Design maxfinder, start of the top module:
module maxfinder(clk, rst, start, x1, x2, x3, x4, eps, done, result);
make LEC_CHECK=0 ABC_AREA=1 CAP_MARGIN=20 CORE_MARGIN=2 CORE_UTILIZATION=64 CTS_CLUSTER_DIAMETER=334 PLACE_DENSITY=0.43 SLEW_MARGIN=20 finish   # period 4.5 ns
run.sh (not shown) runs the stock make flow with config.mk's settings and CLKGATE_MAP_FILE=.
The first run finished but failed the layout checks on negative setup slack.
Edit:
--- a/flow/config.mk
+++ b/flow/config.mk
@@ -9,6 +9,5 @@
 export CAP_MARGIN = 20
 export CORE_MARGIN = 2
-export CORE_UTILIZATION = 64
-export CTS_CLUSTER_DIAMETER = 334
-export PLACE_DENSITY = 0.43
+export CORE_UTILIZATION = 72
+export PLACE_DENSITY_LB_ADDON = 0.19
 export SLEW_MARGIN = 20
==> flow/constraint.sdc (replaced) <==
create_clock -name core_clock -period 6.06 [get_ports {clk}]
set_input_delay 1.2120 -clock core_clock [delete_from_list [all_inputs] [get_ports {clk}]]
set_output_delay 1.2120 -clock core_clock [all_outputs]
set_load 0.01 [all_outputs]
Outcome:
- The new run ran to the end with no violations
- worst setup slack gets better by 960 ps
- sequential power fell by a quarter to a third
- sequential share of layout area rose by 2.7 points
- wire length fell by about a fifth
- power fell by well over a third
- die size fell by roughly a tenth
- utilization fell by 5.5 points
- clock-buffer cell count rose by 2
- first-iteration DRC count fell by roughly a tenth
- area after synthesis does not change
Edit:
--- a/flow/config.mk
+++ b/flow/config.mk
@@ -10,4 +10,6 @@
 export CORE_MARGIN = 2
 export CORE_UTILIZATION = 72
+export CTS_CLUSTER_DIAMETER = 26
 export PLACE_DENSITY_LB_ADDON = 0.19
+export SETUP_SLACK_MARGIN = 1.48
 export SLEW_MARGIN = 20
The new run finished with timing, DRC and antenna clean.
Worst setup slack gains 93 ps.
Utilization grows by 9.8 points.
Sequential cell count stays the same.

Setup of oak:
Starting RTL as in the previous note.
Design maxfinder, start of the top module:
module maxfinder(clk, rst, start, x1, x2, x3, x4, eps, done, result);
clock: 4.59 ns
lec_check: 0
abc_area: 1
cap_margin: 5
core_margin: 2
core_utilization: 72
cts_cluster_diameter: 258
cts_cluster_size: 74
max_routing_layer: met4
place_density: 0.38
slew_margin: 20
oak ran in full, but the layout does not pass; the checks complain about setup timing.
Here is what was changed in the inputs of pine compared with oak.
--- a/flow/config.mk
+++ b/flow/config.mk
@@ -8,9 +8,8 @@
 export ABC_AREA = 1
-export CAP_MARGIN = 5
+export CAP_MARGIN = 20
 export CORE_MARGIN = 2
 export CORE_UTILIZATION = 72
-export CTS_CLUSTER_DIAMETER = 258
+export CTS_CLUSTER_DIAMETER = 317
 export CTS_CLUSTER_SIZE = 74
-export MAX_ROUTING_LAYER = met4
-export PLACE_DENSITY = 0.38
+export PLACE_DENSITY = 0.37
 export SLEW_MARGIN = 20
==> flow/constraint.sdc <==
create_clock -name core_clock -period 5.01 [get_ports {clk}]
set_input_delay 1.0020 -clock core_clock [delete_from_list [all_inputs] [get_ports {clk}]]
set_output_delay 1.0020 -clock core_clock [all_outputs]
set_load 0.01 [all_outputs]
## What came out
- pine vs oak, area of placed instances went down by 4.4%.
- pine vs oak — post-placement cell count dropped 2.1%.
- Each of pine and oak falls short of a clean finish.
- Complete run, failing final checks: oak, reason setup timing.
- Per the comparison of pine with oak, critical path depth in cells saw an increase; relative contribution of combinational cells to total power saw a decrease; first-pass GRT wire length now smaller; met1 track demand over resource went down 5.8 points; clock skew has remained practically unchanged.
- pine vs oak — number of antenna diodes dropped 4.
### pine -> birch
--- a/flow/config.mk
+++ b/flow/config.mk
@@ -11,5 +11,5 @@
 export CORE_UTILIZATION = 72
-export CTS_CLUSTER_DIAMETER = 317
 export CTS_CLUSTER_SIZE = 74
-export PLACE_DENSITY = 0.37
+export HOLD_SLACK_MARGIN = 0.29
+export PLACE_DENSITY_LB_ADDON = 0.26
 export SLEW_MARGIN = 20
--- outcome ---
As the logs show, birch stopped at 5_1_grt after a tool error, so it never reached the end of the flow.
pine and birch ended up with nearly the same post-synthesis share of cell area spent on and, or, nand and nor gates.
Total placed instance area was higher in the run labelled birch.
Diff birch..pine | die size | unchanged
Between pine and birch, the row count does not differ in any meaningful way.
Worst setup slack after placement, pine and birch: smaller value in birch
From pine to birch the numbers moved as follows: number of instances resized during post-cts repair has increased, post-synthesis mux area share roughly the same.
From pine to birch, synthesized cell count did not move at all.
### birch -> maple
--- a/flow/config.mk
+++ b/flow/config.mk
@@ -8,8 +8,9 @@
 export ABC_AREA = 1
-export CAP_MARGIN = 20
+export CAP_MARGIN = 5
 export CORE_MARGIN = 2
 export CORE_UTILIZATION = 72
+export CTS_CLUSTER_DIAMETER = 236
 export CTS_CLUSTER_SIZE = 74
-export HOLD_SLACK_MARGIN = 0.29
-export PLACE_DENSITY_LB_ADDON = 0.26
+export HOLD_SLACK_MARGIN = 0.07
+export PLACE_DENSITY = 0.35
 export SLEW_MARGIN = 20
Notes after the runs:
- Of maple and birch, it is maple that has the lower post-detailed-placement cell area.
- maple vs. birch: post-synthesis cell count from yosys roughly the same; chip area estimate from yosys synthesis shows no meaningful change; total of hold buffers inserted after clock tree synthesis saw little to no change.
- Layout checks on maple: not met. Flow itself completed; violations: setup timing.
- Number of instances resized during post-cts repair, maple and birch: smaller value in maple
- Final weighted congestion in routability-driven placement (maple over birch): decrease, about 5.6%
- The total placed cells including tap cells number comes out lower for maple vs birch.
- Re buffer count from post-CTS setup fixing: birch was higher than maple.

Setup of build 10:
Starting RTL as in the previous note.
// maxfinder
module maxfinder(clk, rst, start, x1, x2, x3, x4, eps, done, result);
export LEC_CHECK = 0
export CAP_MARGIN = 20
export CORE_ASPECT_RATIO = 1.55
export CORE_MARGIN = 2
export CORE_UTILIZATION = 72
export CTS_CLUSTER_DIAMETER = 370
export CTS_CLUSTER_SIZE = 46
export PLACE_DENSITY_LB_ADDON = 0.0
export SETUP_SLACK_MARGIN = 1.44
export SLEW_MARGIN = 20
export TNS_END_PERCENT = 5
create_clock -name core_clock -period 4.88 [get_ports {clk}]
The flow for build 10 finished, though final verification flagged setup timing.
Modified inputs, build 12 compared to build 10
- a deleted TNS_END_PERCENT that had been 5
- a deleted CTS_CLUSTER_DIAMETER that had been 370
- a deleted CTS_CLUSTER_SIZE that had been 46
- a change of CORE_UTILIZATION from 72 to 40
- a deleted SETUP_SLACK_MARGIN that had been 1.44
- a deleted CORE_ASPECT_RATIO that had been 1.55
- a deleted PLACE_DENSITY_LB_ADDON that had been 0.0
- a change of the clock period (ns, I/O delays scaled along) from 4.88 to 6.57
Findings:
The final layout from build 12, which completed every stage, passed the timing, design-rule and antenna checks at the end of the flow. Placed cell count grows slightly when moving from build 10 to build 12. Build 12 vs build 10: global-route usage down. Sequential share of layout area ended up 1.6 points higher on build 12 than on build 10. Re internal cell power: build 10 and build 12 aren't equal, and the lower value belongs to build 12. Compared with build 10, build 12 shows sequential cell area in the final layout that has gone down slightly. Diff build 10 -> build 12 | met2 wire length | decrease of about 30%. Re overall routed net length: build 12 is about 30% down on build 10. Build 12 against build 10: power now sits lower, relative contribution of the clock network to total power rose by 4.8 points, remaining antenna violation count did not really move.
The inputs of build 14 differ from those of build 12 as listed below.
- putting CTS_CLUSTER_SIZE at 74 where nothing was set
- swapping 40 for 68 in CORE_UTILIZATION
- putting ABC_AREA at 1 where nothing was set
- swapping 6.57 for 5.02 in the clock period (ns, I/O delays scaled along)
### Flow results
Changes observed in build 14 relative to build 12: die boundary width -about 23%, global-route met3 utilization went up, post-layout instance area up about 13%, share of the synthesized netlist area taken by xor and xnor gates dropped 0.44 points, number of nets in the final layout now sits higher. Apart from build 14, each of build 12 and build 14 ends the flow with a layout that passes the timing, design-rule and antenna checks. Highest attainable clock frequency is higher on build 14. In build 14, the global-route usage came out 15 points above the value in build 12.
For build 56, these inputs were changed with respect to build 14:
- a change of CORE_UTILIZATION from 68 to 72
- an added PLACE_DENSITY of 0.67
- a change of the clock period (ns, I/O delays scaled along) from 5.02 to 5.01
### Flow results
- The flow for build 56 finished, though final verification flagged setup timing.
- Taking build 14 as the reference point, the first-iteration DRC count of build 56 rises by 88.
- Between build 56 and build 14, the difference in overall power consumption is negligible.
- From build 14 to build 56, fraction of the mapped netlist area in adder cells did not move at all.
- End-of-flow core utilization sits higher in build 56 than in build 14.
- | post-route worst hold slack | build 56 vs build 14 | ≈ equal |
- Aggregate routed wire length, build 56 and build 14: larger value in build 56
The inputs of build 98 differ from those of build 56 as listed below.
- PLACE_DENSITY no longer set, was 0.67
- PLACE_DENSITY_LB_ADDON now 0.27, previously not set
- SETUP_SLACK_MARGIN now 1.32, previously not set
- CTS_CLUSTER_DIAMETER now 27, previously not set
The flow ended early for build 98: it failed with a tool error in global routing (5_1_grt). Maximum level of the CTS H-tree: build 98 vs build 56 identical. [build 98] estimated wirelength of the detail-placed design rose 780 um relative to build 56. Post-synthesis share of cell area spent on xor and xnor gates essentially unchanged between build 56 and build 98. NOTE post-cts sizing count build 56->build 98 increased by more than half. Build 56 → build 98: number of placed instances, taps included lost about 3%; number of buffers created by CTS neither gained nor lost much.

Setup of run 1:
maxfinder again, from the RTL that the note above started with.
Settings: LEC_CHECK=0, CAP_MARGIN=20, CELL_PAD_IN_SITES_DETAIL_PLACEMENT=0, CELL_PAD_IN_SITES_GLOBAL_PLACEMENT=3, CORE_ASPECT_RATIO=0.78, CORE_MARGIN=2, CORE_UTILIZATION=30, CTS_CLUSTER_DIAMETER=164, GPL_ROUTABILITY_DRIVEN=1, SETUP_SLACK_MARGIN=1.46, SLEW_MARGIN=20, TNS_END_PERCENT=70; clock period 5.84 ns.
Run 1 finished every step from synthesis to the final layout, and the layout passed the timing, design-rule and antenna checks.
The following lists how run 2 was set up differently from run 1:
- a deleted CELL_PAD_IN_SITES_GLOBAL_PLACEMENT that had been 3
- a deleted CORE_ASPECT_RATIO that had been 0.78
- a deleted CTS_CLUSTER_DIAMETER that had been 164
- a deleted GPL_ROUTABILITY_DRIVEN that had been 1
- a change of CORE_UTILIZATION from 30 to 17
- a deleted TNS_END_PERCENT that had been 70
- a deleted CELL_PAD_IN_SITES_DETAIL_PLACEMENT that had been 0
- a deleted SETUP_SLACK_MARGIN that had been 1.46
- a change of the clock period (ns, I/O delays scaled along) from 5.84 to 9.49
Findings:
On run 2: worst slew margin relative to its limit is 4.5 points higher than what run 1 gave. Diff run 1 -> run 2 | switching power total | decrease of 48%. Relative to run 1, the non-clock buffer count measured on run 2 has decreased by more than half. Run 2 finished every stage and its layout cleared the timing, design-rule and antenna checks. Run 2 vs. run 1: post-placement cell count increased by 402 relative to the old numbers, final area lost 7.1%, power moved down, fmax saw a decrease. Wire length per cell delta for run 2 relative to run 1: 6.3 um lower. Cell-internal power was higher in the run labelled run 1.
Input changes introduced in run 3 (baseline for comparison: run 2):
- SETUP_SLACK_MARGIN newly set to 1.77
- CORE_UTILIZATION changed from 17 to 66
- the clock period (ns, I/O delays scaled along) changed from 9.49 to 6.49
## What came out
Having completed the whole flow, run 3 delivered a layout that passed the timing, design-rule and antenna checks. Via count: run 3 > run 2. Between run 2 and run 3, critical path depth is higher for run 3, run 2 comes in under that. Compared with run 2, run 3 shows final worst hold slack higher by 3.3 ps. Changes observed in run 3 relative to run 2: total net switching power moved up, buffer and inverter count on the worst path shows an increase of 3.
## Diff of input files: run 4 against run 3
- a deleted SETUP_SLACK_MARGIN that had been 1.77
- a change of CORE_UTILIZATION from 66 to 65
- a change of the clock period (ns, I/O delays scaled along) from 6.49 to 5.01
--- outcome ---
Run 4 had finished all stages when the layout checks came back failing, citing setup timing. Going from run 3 to run 4, total routed wire length on the met1 layer essentially unchanged; placer congestion estimate increased 3.3%. Final area in run 4 is 4.4% above run 3. Comparing run 3 and run 4, the lower final cell count was measured on run 3.

Starting RTL as in the previous note.
## maxfinder
module maxfinder(clk, rst, start, x1, x2, x3, x4, eps, done, result);
Settings: LEC_CHECK=0, ABC_AREA=1, CAP_MARGIN=20, CORE_MARGIN=2, CORE_UTILIZATION=72, CTS_CLUSTER_DIAMETER=334, CTS_CLUSTER_SIZE=96, PLACE_DENSITY=0.43, SETUP_SLACK_MARGIN=1.63, SLEW_MARGIN=20, TNS_END_PERCENT=10; clock period 5.51 ns.
The first run went through all stages and came out clean.
Then changed:
CTS_CLUSTER_DIAMETER = 221   (was 334)
CTS_CLUSTER_SIZE = unset   (was 96)
PLACE_DENSITY = unset   (was 0.43)
SETUP_SLACK_MARGIN = unset   (was 1.63)
TNS_END_PERCENT = unset   (was 10)
clock period = 3.73 ns   (was 5.51 ns; I/O delays follow)
What happened:
- This time the run died in 5_1_grt
- synthesized area does not change
- die size does not change
- synthesized cell count is unchanged
Then changed:
ABC_AREA = unset   (was 1)
CTS_CLUSTER_DIAMETER = unset   (was 221)
PLACE_DENSITY = 0.67   (was unset)
clock period = 5.58 ns   (was 3.73 ns; I/O delays follow)
Outcome: Now the flow finished but failed the layout checks on negative setup slack; synthesized cell count decreases by about 10%; synthesized area came out lower by 0.33%; die area falls by 0.32%.

Starting RTL as in the previous note.
clock: 5.33 ns
lec_check: 0
cap_margin: 30
cell_pad_in_sites_global_placement: 0
core_aspect_ratio: 1.75
core_margin: 2
core_utilization: 72
cts_cluster_diameter: 48
gpl_routability_driven: 1
max_routing_layer: met5
min_routing_layer: met1
place_density_lb_addon: 0.19
slew_margin: 20
tns_end_percent: 10
The starting point completed, yet does not pass: negative setup slack.
Change:
Settings changed: ABC_AREA set to 1, CAP_MARGIN 30 to 15, CORE_ASPECT_RATIO 1.75 to 0.92, CTS_CLUSTER_SIZE set to 14, MAX_ROUTING_LAYER met5 to met4, SETUP_SLACK_MARGIN set to 1.27.
Clock period 5.33 ns to 5.07 ns, I/O delays scaled along.
The changed run finished but failed the layout checks on negative setup slack.
Power came out higher by 31%.
Cell count came out higher by 5.9%.
Non-clock buffer count came out lower by 52.
Combinational power came out higher by about 45%.
Die size barely changes.
Area after synthesis came out higher by 0.33%.
Clock skew came out higher by 0.0083 ns.
Cell area hardly moves.
Flip-flop count stays the same.
Setup slack is worse by 0.064 ns.
Synthesized cell count came out higher by 11%.

maxfinder again, from the RTL that the note above started with.
==> flow/design.v (excerpt) <==
module maxfinder(clk, rst, start, x1, x2, x3, x4, eps, done, result);
export LEC_CHECK = 0
export ABC_AREA = 1
export CAP_MARGIN = 5
export CORE_MARGIN = 2
export CORE_UTILIZATION = 72
export CTS_CLUSTER_DIAMETER = 360
export CTS_CLUSTER_SIZE = 59
export PLACE_DENSITY = 0.35
export SETUP_SLACK_MARGIN = -0.08
export SLEW_MARGIN = 20
create_clock -name core_clock -period 4.57 [get_ports {clk}]
The starting point produced a layout that fails on max-capacitance violations, negative setup slack.
Rerun with:
ABC_AREA = unset   (was 1)
CAP_MARGIN = 20   (was 5)
CORE_UTILIZATION = 65   (was 72)
CTS_CLUSTER_DIAMETER = unset   (was 360)
CTS_CLUSTER_SIZE = unset   (was 59)
PLACE_DENSITY = unset   (was 0.35)
SETUP_SLACK_MARGIN = unset   (was -0.08)
clock period = 5.02 ns   (was 4.57 ns; I/O delays follow)
=> The changed run finished with negative setup slack left. Final area fell by a few percent. Total power went down by a quarter to a third. Setup slack is better by 0.30 ns. Die size rose by roughly a tenth. Routed wire length shrinks by well over a third. Count of clock-buffer cells in the layout does not change. Area after synthesis went down slightly. Clock skew decreases by 0.0058 ns. Core utilization went down by 11 points.

== job 7287 ==
Starting RTL as in the previous note.
Design maxfinder, start of the top module:
module maxfinder(clk, rst, start, x1, x2, x3, x4, eps, done, result);
make LEC_CHECK=0 ABC_AREA=1 CAP_MARGIN=20 CORE_ASPECT_RATIO=0.5 CORE_MARGIN=2 CORE_UTILIZATION=72 CTS_CLUSTER_DIAMETER=334 CTS_CLUSTER_SIZE=96 PLACE_DENSITY=0.43 SETUP_SLACK_MARGIN=1.63 SLEW_MARGIN=20 TNS_END_PERCENT=10 finish   # period 5.51 ns
Inputs modified between job 7287 and job 7325:
- setting PLACE_DENSITY_LB_ADDON to 0.26 for the first time
- removing TNS_END_PERCENT (formerly 10)
- changing CTS_CLUSTER_SIZE from 96 to 13
- removing PLACE_DENSITY (formerly 0.43)
- removing CTS_CLUSTER_DIAMETER (formerly 334)
- removing SETUP_SLACK_MARGIN (formerly 1.63)
- removing CORE_ASPECT_RATIO (formerly 0.5)
- changing the clock period (ns, I/O delays scaled along) from 5.51 to 4.51
Job 7325 did not finish; a tool error ended it in global routing. Core utilization at floorplan (higher): job 7325. From job 7325 to job 7287, synthesized chip area reported by yosys did not move at all. Worst-case setup slack after placement for job 7325: 0.97 ns down relative to job 7287. Delta (job 7325 minus job 7287): count of instances resized after the clock tree is built picked up an extra 78, area enclosed by the die boundary -about 0.35%, routability congestion estimate from global placement shows an increase of about 3.5%, synthesized area comparable.
Relative to job 7325, the following input files were edited for job 3096:
- PLACE_DENSITY_LB_ADDON removed (was 0.26)
- CTS_CLUSTER_SIZE removed (was 13)
- CORE_UTILIZATION changed from 72 to 46
- ABC_AREA removed (was 1)
- the clock period (ns, I/O delays scaled along) changed from 4.51 to 6.57
==> comparison <==
Status for job 7325 and job 3096: clean finish in job 3096 only
Per the comparison of job 3096 with job 7325, number of core rows higher; number of different library cells in the post-synthesis netlist higher; area share of and-or/or-and cells after synthesis higher; overall chip area higher; area after detailed placement lower.
### job 3096 -> job 5570
- CORE_UTILIZATION changed from 46 to 40
- the clock period (ns, I/O delays scaled along) changed from 6.57 to 9.0
### Flow results
Job 5570 | stages: all done | timing, DRC, antenna: all pass. Going from job 3096 to job 5570, routed wire length grows by about 0.6%. The higher final RePlAce weighted congestion of job 3096 and job 5570 is in job 3096. Async set or reset register ratio after synthesis delta (job 3096 -> job 5570): insignificant. Global-route usage for job 5570 is lower than for job 3096. Final cell count in job 5570 is about 2.5% higher than in job 3096. Looking at utilization, job 5570 sits 7.0 points below job 3096. Count of plain and timing-repair buffers in the layout (lower): job 5570. Job 5570: share of the clock period used by the worst path after layout is 23 points lower than what job 3096 reported. From job 3096 to job 5570 the numbers moved as follows: timing-limited maximum frequency shrank by 5.0 MHz, total die size grew by about 15%.
Edits applied to the flow inputs when going from job 5570 to job 8419:
- CTS_CLUSTER_SIZE newly set to 98
- ABC_AREA newly set to 0
- CORE_ASPECT_RATIO newly set to 1.94
- SETUP_SLACK_MARGIN newly set to -0.17
- CTS_CLUSTER_DIAMETER newly set to 400
## What came out
Job 8419 against job 5570; static leakage is up slightly.
Delta (job 8419 minus job 5570): clock network fraction of total power increased by 0.2 points relative to the old numbers; post-synthesis to final-layout area growth increased by 0.61 points relative to the old numbers.
Across both runs, power was higher for job 8419 than for job 5570.
Taking job 5570 as the reference, in job 8419 fraction of the cycle the final worst path needs increased 0.33 points; cell area increased 0.55%; routed wire length increased 13%; remaining global-route overflow essentially unchanged.
Between job 5570 and job 8419, the power consumed by the clock network is higher for job 8419.
Taking job 5570 as the reference, in job 8419 internal power summed over all cells up 3.6%, clock period minus worst slack up 0.029 ns.
## Diff of input files: job 9631 against job 8419
- SETUP_SLACK_MARGIN now -0.88, was -0.17
- CTS_CLUSTER_SIZE now 100, was 98
- ABC_AREA no longer set, was 0
- CORE_ASPECT_RATIO no longer set, was 1.94
### Flow results
Job 8419 → job 9631: ratio of final minimum period to clock period saw a decrease; routed wire length saw a decrease; relative slew slack saw an increase; number of clock buffers in the layout saw a decrease; detailed-routing wirelength on met1 saw an increase.
Power and IR drop assume default switching activity.
